==> run a: inputs <==
// Cordic_Machine
module Cordic_Machine(clock_pulse, reset, x_input, y_input, z_input, x_output, y_output, z_output, flag);
Settings: LEC_CHECK=0, ABC_AREA=0, CAP_MARGIN=20, CORE_MARGIN=2, CORE_UTILIZATION=58, CTS_CLUSTER_SIZE=35, SETUP_SLACK_MARGIN=-0.05, SLEW_MARGIN=20; clock period 4.98 ns.
run.sh (not shown) runs the stock make flow with config.mk's settings and CLKGATE_MAP_FILE=.
==> inputs of run b, as changes to run a <==
--- a/flow/config.mk
+++ b/flow/config.mk
@@ -10,4 +10,3 @@
 export CORE_MARGIN = 2
-export CORE_UTILIZATION = 58
-export CTS_CLUSTER_SIZE = 35
+export CORE_UTILIZATION = 49
 export SETUP_SLACK_MARGIN = -0.05
==> summary of the runs <==
Run b finished but fails on setup timing. Run a stopped in global routing (5_1_grt) (GRT-0232). Synthesized cell count is the same in run b and run a. In run b the die area is larger than in run a, by about 18%. In synthesized area, run a and run b do not differ.
==> figures <==
metric                                                                        run a                     run b
Height of the die                                                          150.4 um                  163.3 um
Cts hold-fix bufs                                                                 0                         0
Post-CTS Resized                                                                 85                       134
Core Area                                                                 21020 um2                 25040 um2
Placed inst area                                                          17700 um2                 17840 um2
Pre-CTS setup slack                                                       -761.6 ps                 -869.6 ps
Number of buffers between clock root and the deepest sink                         2                         2
Global placer's final weighted congestion                                     1.110                     1.040
Mean area per synthesized cell                                            8.249 um2                 8.249 um2
Run status                                                   stopped before the end  finished with violations
Last stage reached                                         global routing (5_1_grt)                         -
Violated checks                                                                   -              setup timing
Number of core rows                                                              53                        58
Area enclosed by the die boundary                                         22620 um2                 26660 um2
Chip Width                                                                 150.4 um                  163.3 um
Post-placement cell count                                                      2297                      2366
Floorplan utilization                                                        0.5914                    0.4966
Detailed-placement wirelength estimate                                     39.78 mm                  41.39 mm
Compound Share, Synth                                                        0.2614                    0.2614
Number of setup buffers added after CTS                                          52                        74

==> run B <==
Cordic_Machine again, from the RTL that the note above started with.
Settings: LEC_CHECK=0, CAP_MARGIN=20, CELL_PAD_IN_SITES_DETAIL_PLACEMENT=2, CELL_PAD_IN_SITES_GLOBAL_PLACEMENT=2, CORE_MARGIN=2, CORE_UTILIZATION=40, PLACE_DENSITY_LB_ADDON=0.19, SETUP_SLACK_MARGIN=0.77, SLEW_MARGIN=20; clock period 6.0 ns.
==> run E (differences from run B) <==
==> flow/config.mk (replaced) <==
export PLATFORM = sky130hd
export DESIGN_NAME = Cordic_Machine
export DESIGN_NICKNAME = Cordic_Machine
export VERILOG_FILES = /design/flow/design.v
export SDC_FILE = /design/flow/constraint.sdc
export NUM_CORES = 4
export LEC_CHECK = 0
export ABC_AREA = 0
export CAP_MARGIN = 20
export CORE_MARGIN = 2
export CORE_UTILIZATION = 69
export PLACE_DENSITY = 0.39
export SLEW_MARGIN = 20
==> flow/constraint.sdc (replaced) <==
create_clock -name core_clock -period 3.49 [get_ports {clock_pulse}]
set_input_delay 0.6980 -clock core_clock [delete_from_list [all_inputs] [get_ports {clock_pulse}]]
set_output_delay 0.6980 -clock core_clock [all_outputs]
set_load 0.01 [all_outputs]
==> impl_metrics.tcl <==
# metrics dict for downstream scripts
set metrics [dict create \
    failed_stage "3_5_place_dp" \
    synthCells 1507 \
    ys.flops 81 \
    core_area_mm2 0.0178 \
    die_h_um 138 \
    top_area_cell "edfxtp_1" \
    fp_util_pct 69.7 \
    die-area_mm2 0.0191 \
    async_flop_share_pct 0 \
    die_w_um 138 \
    rows 49 \
    place_congestion 1.39 \
    first-error "[ERROR DPL-0038] Utilization greater than 100%, impossible to legalize" \
    synth_area_mm2 0.0124 \
    outcome "stopped before the end" \
]
That was run E.
==> impl_metrics.tcl <==
# metrics dict for downstream scripts
set metrics [dict create \
    outcome "stopped before the end" \
    failed_stage "5_1_grt" \
    first-error "[ERROR DPL-0033] detailed placement checks failed during check placement." \
    async_flop_share_pct 0 \
    fp_util_pct 40.6 \
    die-area_mm2 0.0325 \
    die_w_um 180 \
    place_congestion 0.983 \
    ys.flops 81 \
]
That was run B.

==> branch xenon <==
==> flow/design.v <==
`timescale 1ns / 1ps
module Cordic_Machine(clock_pulse, reset, x_input, y_input, z_input, x_output, y_output, z_output, flag);
	input clock_pulse;
	input reset;  
	parameter fractional_bit = 22;
	parameter iteration_number = 22;
	input signed [fractional_bit+2:0] x_input;
	input signed [fractional_bit+2:0] y_input;
	input signed [fractional_bit+2:0] z_input;
	output signed [fractional_bit+2:0] x_output;
	output signed [fractional_bit+2:0] y_output;
	output signed [fractional_bit+2:0] z_output;
	output flag;  
	reg signed [fractional_bit+2:0] x_temp_result;
	reg signed [fractional_bit+2:0] y_temp_result;
	reg signed [fractional_bit+2:0] z_temp_result;
	reg [5:0] counter;  
	wire signed [fractional_bit+2:0] LUT_Atan [0:iteration_number];
	assign LUT_Atan[00] = 25'b000_0010000000000000000000;    
	assign LUT_Atan[01] = 25'b000_0001001011100100000000;   
	assign LUT_Atan[02] = 25'b000_0000100111111011001110;  
	assign LUT_Atan[03] = 25'b000_0000010100010001000100;
	assign LUT_Atan[04] = 25'b000_0000001010001011000011;
	assign LUT_Atan[05] = 25'b000_0000000101000101110101;
	assign LUT_Atan[06] = 25'b000_0000000010100010111101;
	assign LUT_Atan[07] = 25'b000_0000000001010001011111;
	assign LUT_Atan[08] = 25'b000_0000000000101000101111;
	assign LUT_Atan[09] = 25'b000_0000000000010100010111;
	assign LUT_Atan[10] = 25'b000_0000000000001010001011;
	assign LUT_Atan[11] = 25'b000_0000000000000101000101;
	assign LUT_Atan[12] = 25'b000_0000000000000010100010;
	assign LUT_Atan[13] = 25'b000_0000000000000001010001;
	assign LUT_Atan[14] = 25'b000_0000000000000000101000;
	assign LUT_Atan[15] = 25'b000_0000000000000000010100;
	assign LUT_Atan[16] = 25'b000_0000000000000000001010;
	assign LUT_Atan[17] = 25'b000_0000000000000000000101;
	assign LUT_Atan[18] = 25'b000_0000000000000000000010;
	assign LUT_Atan[19] = 25'b000_0000000000000000000001;
	assign LUT_Atan[20] = 25'b000_0000000000000000000000;
	assign LUT_Atan[21] = 25'b000_0000000000000000000000;
	assign LUT_Atan[22] = 25'b000_0000000000000000000000;
	always @(posedge clock_pulse) 
		begin
			if (reset)
				begin
					counter <= 0;
				end
			else if (counter == 0) 
				begin
					x_temp_result <= x_input;
					y_temp_result <= y_input;
					z_temp_result <= z_input;
					counter <= counter +1;
				end
			else 
				begin
					x_temp_result <= z_temp_result[fractional_bit+2] ? x_temp_result + (y_temp_result >>> (counter-1))
																					 : x_temp_result - (y_temp_result >>> (counter-1));
					y_temp_result <= z_temp_result[fractional_bit+2] ? y_temp_result - (x_temp_result >>> (counter-1))
																					 : y_temp_result + (x_temp_result >>> (counter-1));
					z_temp_result <= z_temp_result[fractional_bit+2] ? z_temp_result + LUT_Atan[counter-1]
																					 : z_temp_result - LUT_Atan[counter-1];
					counter <= (counter + 1) % (iteration_number);
				end
		end
	assign flag  = (counter == iteration_number-1) ? 1: 0;
	assign x_output = x_temp_result;
	assign y_output = y_temp_result;
	assign z_output = z_temp_result;
endmodule
==> flow/run.sh <==
#!/bin/bash
# the make line also repeats each setting of config.mk as NAME=value (left out here)
make -C /OpenROAD-flow-scripts/flow DESIGN_CONFIG=/design/flow/config.mk WORK_HOME=/design/flow/orfs CLKGATE_MAP_FILE= finish
==> flow/config.mk <==
export PLATFORM = sky130hd
export DESIGN_NAME = Cordic_Machine
export DESIGN_NICKNAME = Cordic_Machine
export VERILOG_FILES = /design/flow/design.v
export SDC_FILE = /design/flow/constraint.sdc
export NUM_CORES = 4
export LEC_CHECK = 0
export CAP_MARGIN = 20
export CELL_PAD_IN_SITES_DETAIL_PLACEMENT = 2
export CELL_PAD_IN_SITES_GLOBAL_PLACEMENT = 2
export CORE_ASPECT_RATIO = 1.5
export CORE_MARGIN = 2
export CORE_UTILIZATION = 40
export GPL_TIMING_DRIVEN = 0
export PLACE_DENSITY_LB_ADDON = 0.19
export SETUP_SLACK_MARGIN = 0.77
export SLEW_MARGIN = 20
export TNS_END_PERCENT = 80
==> flow/constraint.sdc <==
create_clock -name core_clock -period 6.0 [get_ports {clock_pulse}]
set_input_delay 1.2000 -clock core_clock [delete_from_list [all_inputs] [get_ports {clock_pulse}]]
set_output_delay 1.2000 -clock core_clock [all_outputs]
set_load 0.01 [all_outputs]
==> branch tundra: changes against branch xenon <==
==> flow/config.mk (replaced) <==
export PLATFORM = sky130hd
export DESIGN_NAME = Cordic_Machine
export DESIGN_NICKNAME = Cordic_Machine
export VERILOG_FILES = /design/flow/design.v
export SDC_FILE = /design/flow/constraint.sdc
export NUM_CORES = 4
export LEC_CHECK = 0
export CAP_MARGIN = 20
export CORE_MARGIN = 2
export CORE_UTILIZATION = 63
export CTS_CLUSTER_SIZE = 61
export SLEW_MARGIN = 20
export TNS_END_PERCENT = 5
==> flow/constraint.sdc (replaced) <==
create_clock -name core_clock -period 5.69 [get_ports {clock_pulse}]
set_input_delay 1.1380 -clock core_clock [delete_from_list [all_inputs] [get_ports {clock_pulse}]]
set_output_delay 1.1380 -clock core_clock [all_outputs]
set_load 0.01 [all_outputs]
==> results.txt <==
Results of an implementation run.

The die is 220 microns tall. In this run the full chip footprint comes out at 32500 sq um. The pre-CTS setup check shows a worst slack of -1.86 ns.

The number of cell rows is 79. The flow stopped in 4_1_cts. The post-place instance area is about 15000 sq um.

The flip-flop cell with the highest count after synthesis is sky130_fd_sc_hd__edfxtp_1. The final estimated routing congestion in global placement is 1.11. The area of the core is 30800 sq um. After legalization and detailed placement, the total HPWL measured 52600 microns. The post-synth count of flops with an enable pin is roughly 75. The starting density of the core is 40.3%. The tool reported: "[ERROR DPL-0033] detailed placement checks failed during check placement". Per the placement report, the placed cell count is 2066.

The cell total in the yosys stat output is 1507. The count of different cell masters after synthesis is 112. The flow did not finish. From left edge to right edge, the die measures around 150 microns.
the above is filed under branch xenon

==> results.txt <==
Physical implementation

The setup-violating endpoint count in the final report is 3. The area of the core is ~19000 sq um. Routability-driven placement finished with a final weighted congestion of 1.21.

Once the floorplan was initialized, standard cells occupied between 60 and 70% of the core. The checks that failed: setup timing. For this design, Yosys synthesis ends with a cell count of approximately 1500. The chip occupies 20900 sq um.

According to the dpl log, the detail-placed design has an HPWL of 31800 microns. The flow ran to the end, but the layout failed its checks. The count of different cell masters after synthesis is 112. Once routing completed, OpenROAD measured the worst setup slack at -0.0628 ns.

The number of cell rows is 51.
the above is filed under branch tundra

